==> onyx: inputs <==
==> flow/design.v <==
`timescale 1ns / 1ps
module alu(
  input wire [31:0] a,
  input wire [31:0] b,
  input wire [2:0] funct3,
  input wire [6:0] funct7,
  input wire [6:0] opcode,
  output reg [31:0] result
);
  always @(*) begin
    case (funct3)
      3'b000: result = (opcode == 7'b0110011 && funct7 == 7'b0100000) ? a - b : a + b;   
      3'b111: result = a & b;                                                           
      3'b110: result = a | b;                                                           
      3'b100: result = a ^ b;                                                           
      3'b001: result = a << b[4:0];                                                     
      3'b101: result = (funct7 == 7'b0100000) ? $signed(a) >>> b[4:0] : a >> b[4:0];     
      3'b010: result = ($signed(a) < $signed(b)) ? 32'b1 : 32'b0;                        
      3'b011: result = (a < b) ? 32'b1 : 32'b0;                                           
      default: result = 32'hDEAD_BEEF;
    endcase
  end
endmodule
`timescale 1ns/1ps
module reg_file (input wire clk, input wire [4:0] rs1, rs2, rd, input wire we, input wire [31:0] wd, output wire [31:0] rd1, rd2);
  reg [31:0] regs [0:31];
  assign rd1=(rs1==0)?0:regs[rs1];
  assign rd2=(rs2==0)?0:regs[rs2];
  always @(posedge clk) begin
    if (we && rd!=0)
      regs[rd]<=wd;
  end
endmodule
`timescale 1ns / 1ps
module rv32i_core #(parameter XLEN=32, REG_COUNT=32)(
  input wire clk,
  input wire rst,
  input wire [31:0] instr,
  input wire [31:0] mem_rdata,
  output reg signed [31:0] pc,
  output wire [31:0] mem_addr,
  output wire [31:0] mem_wdata,
  output wire mem_we
);
  reg [31:0] instr_reg;
  reg [31:0] pc_reg;
  wire [6:0] opcode = instr_reg[6:0];
  wire [4:0] rd     = instr_reg[11:7];
  wire [2:0] funct3 = instr_reg[14:12];
  wire [4:0] rs1    = instr_reg[19:15];
  wire [4:0] rs2    = instr_reg[24:20];
  wire [6:0] funct7 = instr_reg[31:25];
  wire signed [31:0] imm_i = $signed({{20{instr_reg[31]}}, instr_reg[31:20]});
  wire signed [31:0] imm_s = $signed({{20{instr_reg[31]}}, instr_reg[31:25], instr_reg[11:7]});
  wire signed [31:0] imm_b = $signed({{19{instr_reg[31]}}, instr_reg[31], instr_reg[7], instr_reg[30:25], instr_reg[11:8], 1'b0});
  wire [31:0]         imm_u = {instr_reg[31:12], 12'b0};
  wire signed [31:0] imm_j = $signed({{11{instr_reg[31]}}, instr_reg[31], instr_reg[19:12], instr_reg[20], instr_reg[30:21], 1'b0});
  wire [31:0] reg_rdata1, reg_rdata2;
  wire [31:0] writeback_data;
  wire writeback_en;
  reg_file regfile (
    .clk(clk),
    .rs1(rs1),
    .rs2(rs2),
    .rd(rd),
    .we(writeback_en),
    .wd(writeback_data),
    .rd1(reg_rdata1),
    .rd2(reg_rdata2)
  );
  wire [31:0] alu_operand_b = (opcode == 7'b0010011 || opcode == 7'b0000011 || opcode == 7'b1100111) ? imm_i :
                              (opcode == 7'b0100011) ? imm_s :
                              reg_rdata2;
  wire [31:0] alu_result;
  alu alu_inst (
    .a(reg_rdata1),
    .b(alu_operand_b),
    .funct3(funct3),
    .funct7(funct7),
    .opcode(opcode),
    .result(alu_result)
  );
  assign writeback_en = (opcode == 7'b0010011 ||   
                         opcode == 7'b0110011 ||   
                         opcode == 7'b0000011 ||   
                         opcode == 7'b1101111 ||   
                         opcode == 7'b1100111 ||   
                         opcode == 7'b0010111 ||   
                         opcode == 7'b0110111);    
  assign writeback_data = (opcode == 7'b0000011) ? mem_rdata :
                          (opcode == 7'b1101111 || opcode == 7'b1100111) ? pc_reg + 4 :
                          (opcode == 7'b0010111 || opcode == 7'b0110111) ? imm_u :
                          alu_result;
  reg [31:0] mem_addr_reg, mem_wdata_reg;
  reg mem_we_reg;
  assign mem_addr  = mem_addr_reg;
  assign mem_wdata = mem_wdata_reg;
  assign mem_we    = mem_we_reg;
  reg branch_taken;
  reg signed [31:0] branch_target;
  always @(*) begin
    branch_taken  = 0;
    branch_target = pc_reg + 4;
    if (opcode == 7'b1100011) begin
      case (funct3)
        3'b000: branch_taken = (reg_rdata1 == reg_rdata2);
        3'b001: branch_taken = (reg_rdata1 != reg_rdata2);
        3'b100: branch_taken = ($signed(reg_rdata1) < $signed(reg_rdata2));
        3'b101: branch_taken = ($signed(reg_rdata1) >= $signed(reg_rdata2));
        3'b110: branch_taken = (reg_rdata1 < reg_rdata2);
        3'b111: branch_taken = (reg_rdata1 >= reg_rdata2);
      endcase
      branch_target = pc_reg + imm_b;
    end
  end
  always @(posedge clk or posedge rst) begin
    if (rst) begin
      pc <= 0;
      pc_reg <= 0;
      instr_reg <= 0;
      mem_addr_reg <= 0;
      mem_wdata_reg <= 0;
      mem_we_reg <= 0;
    end else begin
      pc_reg <= pc;
      instr_reg <= instr;
      case (opcode)
        7'b1100011: pc <= branch_taken ? branch_target : pc_reg + 4;
        7'b1101111: pc <= pc_reg + imm_j;
        7'b1100111: pc <= (reg_rdata1 + imm_i) & ~32'b1;
        default:    pc <= pc_reg + 4;
      endcase
      mem_we_reg <= 0;
      case (opcode)
        7'b0100011: begin
          mem_addr_reg  <= reg_rdata1 + imm_s;
          mem_wdata_reg <= reg_rdata2;
          mem_we_reg    <= 1;
        end
        7'b0000011: begin
          mem_addr_reg <= reg_rdata1 + imm_i;
        end
      endcase
    end
  end
endmodule
==> flow/run.sh <==
#!/bin/bash
# the make line also repeats each setting of config.mk as NAME=value (left out here)
make -C /OpenROAD-flow-scripts/flow DESIGN_CONFIG=/design/flow/config.mk WORK_HOME=/design/flow/orfs CLKGATE_MAP_FILE= finish
==> flow/config.mk <==
export PLATFORM = sky130hd
export DESIGN_NAME = rv32i_core
export DESIGN_NICKNAME = rv32i_core
export VERILOG_FILES = /design/flow/design.v
export SDC_FILE = /design/flow/constraint.sdc
export NUM_CORES = 4
export LEC_CHECK = 0
export CAP_MARGIN = 20
export CORE_MARGIN = 2
export CORE_UTILIZATION = 52
export PLACE_DENSITY = 0.42
export SLEW_MARGIN = 20
==> flow/constraint.sdc <==
create_clock -name core_clock -period 5.64 [get_ports {clk}]
set_input_delay 1.1280 -clock core_clock [delete_from_list [all_inputs] [get_ports {clk}]]
set_output_delay 1.1280 -clock core_clock [all_outputs]
set_load 0.01 [all_outputs]
==> ember (differences from onyx) <==
- CORE_UTILIZATION: 52 -> 66
- CTS_CLUSTER_SIZE: unset -> 40
- PLACE_DENSITY: 0.42 -> unset
==> flow/constraint.sdc (replaced) <==
create_clock -name core_clock -period 5.18 [get_ports {clk}]
set_input_delay 1.0360 -clock core_clock [delete_from_list [all_inputs] [get_ports {clk}]]
set_output_delay 1.0360 -clock core_clock [all_outputs]
set_load 0.01 [all_outputs]
==> xenon (differences from onyx) <==
- ABC_AREA: unset -> 1
- CELL_PAD_IN_SITES_DETAIL_PLACEMENT: unset -> 2
- CORE_ASPECT_RATIO: unset -> 0.66
- CORE_MARGIN: 2 -> 6
- CORE_UTILIZATION: 52 -> 56
- CTS_CLUSTER_SIZE: unset -> 95
- GPL_ROUTABILITY_DRIVEN: unset -> 0
- GPL_TIMING_DRIVEN: unset -> 0
- HOLD_SLACK_MARGIN: unset -> 0.28
- MAX_ROUTING_LAYER: unset -> met5
- MIN_ROUTING_LAYER: unset -> met1
- PLACE_DENSITY: 0.42 -> 0.68
- SETUP_SLACK_MARGIN: unset -> 1.29
- TNS_END_PERCENT: unset -> 60
==> flow/constraint.sdc (replaced) <==
create_clock -name core_clock -period 14.5 [get_ports {clk}]
set_input_delay 2.9000 -clock core_clock [delete_from_list [all_inputs] [get_ports {clk}]]
set_output_delay 2.9000 -clock core_clock [all_outputs]
set_load 0.01 [all_outputs]
==> summary of the runs <==
onyx ran to the end with violations: negative setup slack. ember died in global routing, error GRT-0116. xenon aborted during detailed placement, error DPL-0033.
In onyx the die size is lower than in xenon, by about 0.7%.
Of ember and xenon, xenon has the higher synthesized cell count (gap about 34%, measured against xenon).
Area after synthesis is the same in onyx and ember.

==> trial 21: inputs <==
RTL: the design.v shown in full above, as it stands there.
clock: 5.99 ns
lec_check: 0
cap_margin: 20
cell_pad_in_sites_detail_placement: 0
core_margin: 2
core_utilization: 70
min_routing_layer: met1
setup_slack_margin: -0.4
slew_margin: 20
tns_end_percent: 85
run.sh (not shown) runs the stock make flow with config.mk's settings and CLKGATE_MAP_FILE=.
==> build 68 (differences from trial 21) <==
- CELL_PAD_IN_SITES_DETAIL_PLACEMENT: 0 -> unset
- CORE_UTILIZATION: 70 -> 45
- MIN_ROUTING_LAYER: met1 -> unset
- SETUP_SLACK_MARGIN: -0.4 -> unset
- TNS_END_PERCENT: 85 -> unset
==> flow/constraint.sdc (replaced) <==
create_clock -name core_clock -period 9.0 [get_ports {clk}]
set_input_delay 1.8000 -clock core_clock [delete_from_list [all_inputs] [get_ports {clk}]]
set_output_delay 1.8000 -clock core_clock [all_outputs]
set_load 0.01 [all_outputs]
==> comparison <==
Build 68 completed without violations. Trial 21 aborted during global routing (5_1_grt) on GRT-0232.
Against build 68, the die area of trial 21 is lower by about 35%.
Synthesized cell count is the same in trial 21 and build 68.
In synthesized area, trial 21 and build 68 do not differ.

==> branch willow <==
Starts from the design.v that is shown in full above.
clock: 9.0 ns
lec_check: 0
cap_margin: 20
cell_pad_in_sites_detail_placement: 1
cell_pad_in_sites_global_placement: 3
core_margin: 2
core_utilization: 45
min_routing_layer: met2
slew_margin: 20
==> branch delta (differences from branch willow) <==
Settings changed: CELL_PAD_IN_SITES_DETAIL_PLACEMENT 1 to not set, CELL_PAD_IN_SITES_GLOBAL_PLACEMENT 3 to not set, CORE_UTILIZATION 45 to 59, MIN_ROUTING_LAYER met2 to not set.
==> flow/constraint.sdc (replaced) <==
create_clock -name core_clock -period 6.0 [get_ports {clk}]
set_input_delay 1.2000 -clock core_clock [delete_from_list [all_inputs] [get_ports {clk}]]
set_output_delay 1.2000 -clock core_clock [all_outputs]
set_load 0.01 [all_outputs]
==> summary.txt <==
Numbers from the implementation run.

The number of cell rows is 144. The number of H-tree branching levels is 4. The tool reported: "[ERROR GRT-0116] Global routing finished with congestion. Check the congestion regions in the DRC Viewer". The number of buffers created by CTS is 132.

The total setup buffers inserted after CTS is 0. The failing step is 5_1_grt. The core footprint is 154,000 um2. The run stopped with a tool error.
# the run above: branch willow

==> summary.txt <==
Numbers from the implementation run.

A clean result was blocked by setup timing. The initial core utilization is 59.6%. For reference, the placement row count at floorplan is 125. The net switching component of the power is 8.85 mW. The total negative slack for setup checks is -55,240 ps. The run finished, with violations left. The number of buffers created by CTS is 117. The slack of the critical path is -287 ps. CTS built an H-tree with a depth of 3. Buffers added to address setup during post-CTS repair amount to 10. The met3 usage is 18.0%. The core region is 117,000 um2. The setup violation total in the final timing report is 508.
# the run above: branch delta


==> inputs of v14 <==
RTL: the design.v shown in full above, as it stands there.
clock: 5.24 ns
lec_check: 0
cap_margin: 20
cell_pad_in_sites_detail_placement: 0
core_margin: 2
core_utilization: 66
min_routing_layer: met1
setup_slack_margin: -0.4
slew_margin: 20
tns_end_percent: 85
==> inputs of v9, as changes to v14 <==
--- a/flow/config.mk
+++ b/flow/config.mk
@@ -10,3 +10,3 @@
 export CORE_MARGIN = 2
-export CORE_UTILIZATION = 66
+export CORE_UTILIZATION = 58
 export MIN_ROUTING_LAYER = met1
@@ -14,2 +14,2 @@
 export SLEW_MARGIN = 20
-export TNS_END_PERCENT = 85
+export TNS_END_PERCENT = 5
==> notes <==
- In synthesized area, v14 and v9 do not differ.
- Between v9 and v14, the lower die area is in v14 (gap 14%, measured against v14).
- In synthesized cell count, v14 and v9 do not differ.
- v9 reached the layout checks and failed them: negative setup slack. v14 aborted during 5_1_grt.

==> try-quartz <==
RTL: the design.v shown in full above, as it stands there.
make LEC_CHECK=0 CAP_MARGIN=20 CORE_MARGIN=2 CORE_UTILIZATION=52 SLEW_MARGIN=20 finish   # period 8.68 ns
==> try-indigo: changes against try-quartz <==
- CORE_MARGIN: 2 -> 4
- CORE_UTILIZATION: 52 -> 40
- CTS_CLUSTER_SIZE: default -> 95
==> flow/constraint.sdc (replaced) <==
create_clock -name core_clock -period 9.0 [get_ports {clk}]
set_input_delay 1.8000 -clock core_clock [delete_from_list [all_inputs] [get_ports {clk}]]
set_output_delay 1.8000 -clock core_clock [all_outputs]
set_load 0.01 [all_outputs]
==> try-violet: changes against try-quartz <==
- CORE_UTILIZATION: 52 -> 45
==> comparison table <==
Post-Route WL: try-quartz 298 mm; try-indigo 296 mm; try-violet 304 mm
Detailed-routing wirelength on met1: try-quartz 111 mm; try-indigo 115 mm; try-violet 117 mm
Reg clk slew, reported paths: try-quartz 70 ps; try-indigo 60 ps; try-violet 60 ps
Switching share of power: try-quartz 0.340; try-indigo 0.335; try-violet 0.338
Result of the run: try-quartz finished clean; try-indigo finished clean; try-violet finished clean
Non-clock buffers: try-quartz 438; try-indigo 406; try-violet 433
Worst hold path startpoint: try-quartz pc[14]$_DFF_PP0_; try-indigo pc[11]$_DFF_PP0_; try-violet pc[30]$_DFF_PP0_
Number of detailed-route iterations in the first pass: try-quartz 9; try-indigo 6; try-violet 10
Overall via count from detail_route: try-quartz 56300; try-indigo 55300; try-violet 55800
Worst Setup Slack, final: try-quartz 555 ps; try-indigo 751 ps; try-violet 499 ps
Largest net degree at the start of global routing: try-quartz 139; try-indigo 94; try-violet 128
Critical-path top delay cell: try-quartz dfrtp_4; try-indigo dfrtp_4; try-violet or3b_2
Most numerous cell on the critical path: try-quartz buf_4; try-indigo o21ai_0; try-violet a211oi_1
Final weighted congestion of routability-driven global placement: try-quartz 1.03; try-indigo 1.02; try-violet 1.03
TritonCTS buffer count: try-quartz 121; try-indigo 134; try-violet 132

==> branch sierra <==
RTL: the design.v shown in full above, as it stands there.
==> flow/config.mk <==
export PLATFORM = sky130hd
export DESIGN_NAME = rv32i_core
export DESIGN_NICKNAME = rv32i_core
export VERILOG_FILES = /design/flow/design.v
export SDC_FILE = /design/flow/constraint.sdc
export NUM_CORES = 4
export LEC_CHECK = 0
export CAP_MARGIN = 20
export CORE_MARGIN = 2
export CORE_UTILIZATION = 58
export SLEW_MARGIN = 20
==> flow/constraint.sdc <==
create_clock -name core_clock -period 6.19 [get_ports {clk}]
set_input_delay 1.2380 -clock core_clock [delete_from_list [all_inputs] [get_ports {clk}]]
set_output_delay 1.2380 -clock core_clock [all_outputs]
set_load 0.01 [all_outputs]
==> inputs of branch fjord, as changes to branch sierra <==
--- a/flow/config.mk
+++ b/flow/config.mk
@@ -6,6 +6,14 @@
 export NUM_CORES = 4
 export LEC_CHECK = 0
+export ABC_AREA = 1
 export CAP_MARGIN = 20
+export CELL_PAD_IN_SITES_DETAIL_PLACEMENT = 0
 export CORE_MARGIN = 2
-export CORE_UTILIZATION = 58
+export CORE_UTILIZATION = 70
+export CTS_CLUSTER_DIAMETER = 345
+export CTS_CLUSTER_SIZE = 65
+export MIN_ROUTING_LAYER = met1
+export PLACE_DENSITY = 0.64
+export SETUP_SLACK_MARGIN = -0.4
 export SLEW_MARGIN = 20
+export TNS_END_PERCENT = 85
==> flow/constraint.sdc (replaced) <==
create_clock -name core_clock -period 4.57 [get_ports {clk}]
set_input_delay 0.9140 -clock core_clock [delete_from_list [all_inputs] [get_ports {clk}]]
set_output_delay 0.9140 -clock core_clock [all_outputs]
set_load 0.01 [all_outputs]
==> qor summary <==
| quantity | branch sierra | branch fjord |
|---|---|---|
| Outcome | failed layout checks | aborted with a tool error |
| Stage where the flow stopped | - | 5_1_grt |
| Violated checks | setup timing | - |
| Multiplexer share of the synthesized area | 0.177 | 0.00195 |
| Rows | 126 | 117 |
| Placement-stage worst setup slack | -0.976 ns | -1.38 ns |
| Post-Synthesis Cell Area | 69400 um^2 | 72000 um^2 |
| Fp_density | 0.586 | 0.706 |
| Core box area | 118000 um^2 | 102000 um^2 |
| XOR-XNOR Cells, Area Fraction | 0.0209 | 0.0114 |
| Number of buffers created by CTS | 118 | 22 |
| Area share of the leading cell type in the synthesized netlist | 0.443 | 0.427 |
| Netlist cell types | 99 | 65 |
| Number of buffers added for setup after CTS | 1 | 46 |
| Overall die height | 350 um | 325 um |
| Compound-gate portion of the synthesized area | 0.151 | 0.198 |
Power and IR drop assume default switching activity.
